==> harbor <==
Design URP_PCIE_RX_DATA_LINK_LAYER, start of the top module:
module URP_PCIE_RX_DATA_LINK_LAYER (
    input   logic                   clk,
    input   logic                   rst_n,
    input   logic   [267:0]         tlp_data_i,  
    input   logic                   tlp_data_valid_i,  
    output  logic                   tlp_data_ready_o,  
    output  logic   [31:0]          dllp_o,  
    output  logic                   dllp_valid_o,  
    input   logic                   dllp_read_i,  
    output  logic   [223:0]         tlp_data_o,  
    output  logic                   tlp_data_valid_o,  
    input   logic                   tlp_data_ready_i  
);
export LEC_CHECK = 0
export CAP_MARGIN = 5
export CORE_MARGIN = 2
export CORE_UTILIZATION = 72
export CTS_CLUSTER_DIAMETER = 95
export CTS_CLUSTER_SIZE = 62
export PLACE_DENSITY_LB_ADDON = 0.18
export SETUP_SLACK_MARGIN = 4.29
export SLEW_MARGIN = 20
create_clock -name core_clock -period 14.9 [get_ports {clk}]
run.sh (not shown) runs the stock make flow with config.mk's settings and CLKGATE_MAP_FILE=.
==> yarrow (differences from harbor) <==
ABC_AREA = 1   (was default)
CAP_MARGIN = 20   (was 5)
CORE_MARGIN = 3   (was 2)
CORE_UTILIZATION = 53   (was 72)
CTS_CLUSTER_DIAMETER = default   (was 95)
CTS_CLUSTER_SIZE = 47   (was 62)
HOLD_SLACK_MARGIN = 0.05   (was default)
PLACE_DENSITY_LB_ADDON = 0.02   (was 0.18)
SETUP_SLACK_MARGIN = default   (was 4.29)
SLEW_MARGIN = 10   (was 20)
==> flow/constraint.sdc (replaced) <==
create_clock -name core_clock -period 29.0 [get_ports {clk}]
set_input_delay 5.8000 -clock core_clock [delete_from_list [all_inputs] [get_ports {clk}]]
set_output_delay 5.8000 -clock core_clock [all_outputs]
set_load 0.01 [all_outputs]
==> zinc (differences from harbor) <==
CAP_MARGIN = 20   (was 5)
CORE_UTILIZATION = 58   (was 72)
CTS_CLUSTER_DIAMETER = default   (was 95)
CTS_CLUSTER_SIZE = 35   (was 62)
PLACE_DENSITY_LB_ADDON = default   (was 0.18)
SETUP_SLACK_MARGIN = 4.55   (was 4.29)
==> flow/constraint.sdc (replaced) <==
create_clock -name core_clock -period 15.9 [get_ports {clk}]
set_input_delay 3.1800 -clock core_clock [delete_from_list [all_inputs] [get_ports {clk}]]
set_output_delay 3.1800 -clock core_clock [all_outputs]
set_load 0.01 [all_outputs]
==> quartz (differences from harbor) <==
CAP_MARGIN = 20   (was 5)
CORE_UTILIZATION = 53   (was 72)
CTS_CLUSTER_DIAMETER = default   (was 95)
CTS_CLUSTER_SIZE = default   (was 62)
HOLD_SLACK_MARGIN = 0.05   (was default)
PLACE_DENSITY_LB_ADDON = default   (was 0.18)
SETUP_SLACK_MARGIN = default   (was 4.29)
==> flow/constraint.sdc (replaced) <==
create_clock -name core_clock -period 29.0 [get_ports {clk}]
set_input_delay 5.8000 -clock core_clock [delete_from_list [all_inputs] [get_ports {clk}]]
set_output_delay 5.8000 -clock core_clock [all_outputs]
set_load 0.01 [all_outputs]
==> Flow_metrics.wiki <==
== Run summary ==
{| class="wikitable"
! Metric !! Value
|-
| Result of the run || did not finish
|-
| Stage reached || 5_1_grt
|-
| Multiplexer share of the synthesized area || less than 1%
|-
| Post-synthesis area per instance || between 10 and 15 µm²
|-
| Tool error message || [ERROR GRT-0232] Routing congestion too high. Check the congestion heatmap in the GUI.
|}
(the above is from zinc)
==> Flow_metrics.wiki <==
== Metrics ==
{| class="wikitable"
! Metric !! Value
|-
| Endpoints failing setup || approximately 260
|-
| Post-synthesis area per instance || around 8.4 µm²
|-
| Multiplexer share of the synthesized area || less than 1%
|-
| Failing layout criteria || negative setup slack
|-
| Result of the run || finished with violations
|-
| Slack of the critical path || -9.88 ns
|}
(the above is from yarrow)
==> Flow_metrics.wiki <==
== Run summary ==
{| class="wikitable"
! Metric !! Value
|-
| Result of the run || did not finish
|-
| Stage reached || 3_5_place_dp
|-
| Tool error message || [ERROR DPL-0038] Utilization greater than 100%, impossible to legalize
|-
| IO Pins || about 530
|-
| Library cell with the largest summed area after synthesis || xnor3_1
|-
| Multiplexer share of the synthesized area || less than 1%
|-
| Number of standard cells reported by yosys || a little under 3000
|}
(the above is from harbor)
==> Flow_metrics.wiki <==
== Metrics ==
{| class="wikitable"
! Metric !! Value
|-
| Result of the run || complete, no violations
|-
| Multiplexer share of the synthesized area || less than 1%
|-
| Post-synthesis area per instance || roughly 12 µm²
|-
| Antenna diode count || 1
|-
| Slew margin rel. || roughly a fifth
|-
| Endpoints failing setup || 0
|-
| Relative area of clock buffers and inverters in the final design || around 2.4%
|}
(the above is from quartz)
